JK:
==> flow/design.v <==
`timescale 1ns / 1ps
module cordic_single_stage #(parameter m = 6, parameter n = 10, parameter iter_length = 4)(clk, x_in, y_in, z_in, i, atan, x_out, y_out, z_out);
	input clk;
	input signed [m + n - 1:0] x_in, y_in, z_in;
	input signed [m + n - 1:0] atan;
	input [iter_length - 1:0] i;
	output reg [m + n - 1:0] x_out, y_out, z_out;
	reg signed [1:0] d;	
	always @(posedge clk) begin
		d = z_in[m + n - 1] == 1'b0 ? 1 : -1;
		x_out <= x_in - d * (y_in >>> i);
		y_out <= y_in + d * (x_in >>> i);
		z_out <= z_in - d * atan;
	end
endmodule
`timescale 1ns / 1ps
module cordic_pipeline(clk, x0, y0, z0, out_x, out_y, out_z);
	parameter M = 6;
	parameter N = 10;
	parameter ITER_BIT = 4;
	parameter ITER_COUNT = 11;
	input clk;
	input signed [M + N - 1:0] x0;
	input signed [M + N - 1:0] y0;
	input signed [M + N - 1:0] z0;
	output signed [M + N - 1:0] out_x;
	output signed [M + N - 1:0] out_y;
	output signed [M + N - 1:0] out_z;
	reg signed [M + N - 1:0] atan_lut [ITER_COUNT:0];
	initial begin
		atan_lut[0] = 16'b0000001100100100;
		atan_lut[1] = 16'b0000000111011010;
		atan_lut[2] = 16'b0000000011111010;
		atan_lut[3] = 16'b0000000001111111;
		atan_lut[4] = 16'b0000000000111111;
		atan_lut[5] = 16'b0000000000011111;
		atan_lut[6] = 16'b0000000000001111;
		atan_lut[7] = 16'b0000000000000111;
		atan_lut[8] = 16'b0000000000000011;
		atan_lut[9] = 16'b0000000000000001;
		atan_lut[10] = 16'b0000000000000000;
		atan_lut[11] = 16'b0000000000000000;
	end
	wire signed [M + N - 1:0] x_values [ITER_COUNT:0];
	wire signed [M + N - 1:0] y_values [ITER_COUNT:0];
	wire signed [M + N - 1:0] z_values [ITER_COUNT:0];
	assign x_values[0] = x0;
	assign y_values[0] = y0;
	assign z_values[0] = z0;
	genvar i;
	generate
		for (i = 0; i < ITER_COUNT; i = i + 1)
			begin
				cordic_single_stage #(.m(M), .n(N), .iter_length(ITER_BIT)) stage (
					 .clk(clk), 
					 .x_in(x_values[i]), 
					 .y_in(y_values[i]), 
					 .z_in(z_values[i]), 
					 .i(i), 
					 .atan(atan_lut[i]), 
					 .x_out(x_values[i + 1]), 
					 .y_out(y_values[i + 1]), 
					 .z_out(z_values[i + 1])
				);
			end
	endgenerate
	assign out_x = x_values[ITER_COUNT];
	assign out_y = y_values[ITER_COUNT];
	assign out_z = z_values[ITER_COUNT];
endmodule
make LEC_CHECK=0 CAP_MARGIN=20 CORE_MARGIN=2 CORE_UTILIZATION=60 SLEW_MARGIN=20 finish   # period 2.16 ns
run.sh (not shown) runs the stock make flow with config.mk's settings and CLKGATE_MAP_FILE=.
Status JK: flow complete, layout not clean - negative setup slack
> inputs changed (JK -> MS)
Settings: putting PLACE_DENSITY at 0.67 where nothing was set; putting SETUP_SLACK_MARGIN at -0.24 where nothing was set; swapping 60 for 72 in CORE_UTILIZATION; swapping 2.16 for 2.29 in the clock period (ns, I/O delays scaled along).
Results
MS terminated abnormally: clock tree synthesis reported DPL-0038. To summarise JK: no stage aborted, but the layout did not pass its checks, failing on negative setup slack. Per the comparison of MS with JK, netlist area before placement level; adder-cell area share of the yosys netlist was more or less identical; instance area after placement -about 3%. Diff JK -> MS: final weighted congestion of routability-driven global placement saw an increase; effective utilization at floorplan rose 12 points; core outline area -about 16%. What JK reported for die outline width has to be multiplied by 0.914 to get the figure for MS. The lower area of the die came out of MS. MS vs JK — cell count after placement dropped 3.8%. Changes observed in MS relative to JK: die outline height decreased 8.6%; HPWL reported at the end of detailed placement increased 12 mm.
#### Input delta (AL over MS)
Settings: CTS_CLUSTER_DIAMETER now 400, previously not set; ABC_AREA now 0, previously not set; PLACE_DENSITY now 0.8, was 0.67; SETUP_SLACK_MARGIN no longer set, was -0.24; CTS_CLUSTER_SIZE now 100, previously not set; the clock period (ns, I/O delays scaled along) now 2.62, was 2.29.
Findings:
As for a clean layout from AL and MS, there is none.
MS is listed as incomplete: the tool reported an error in clock tree synthesis and the run ended there.
AL vs. MS: total number of placement rows was more or less identical; area after detailed placement dropped 4.3%; final RePlAce weighted congestion went down 0.013; synthesized cell count stayed essentially flat; synthesis area per yosys has remained practically unchanged.
Compared to MS, AL has number of instances in the placed design 311 lower.
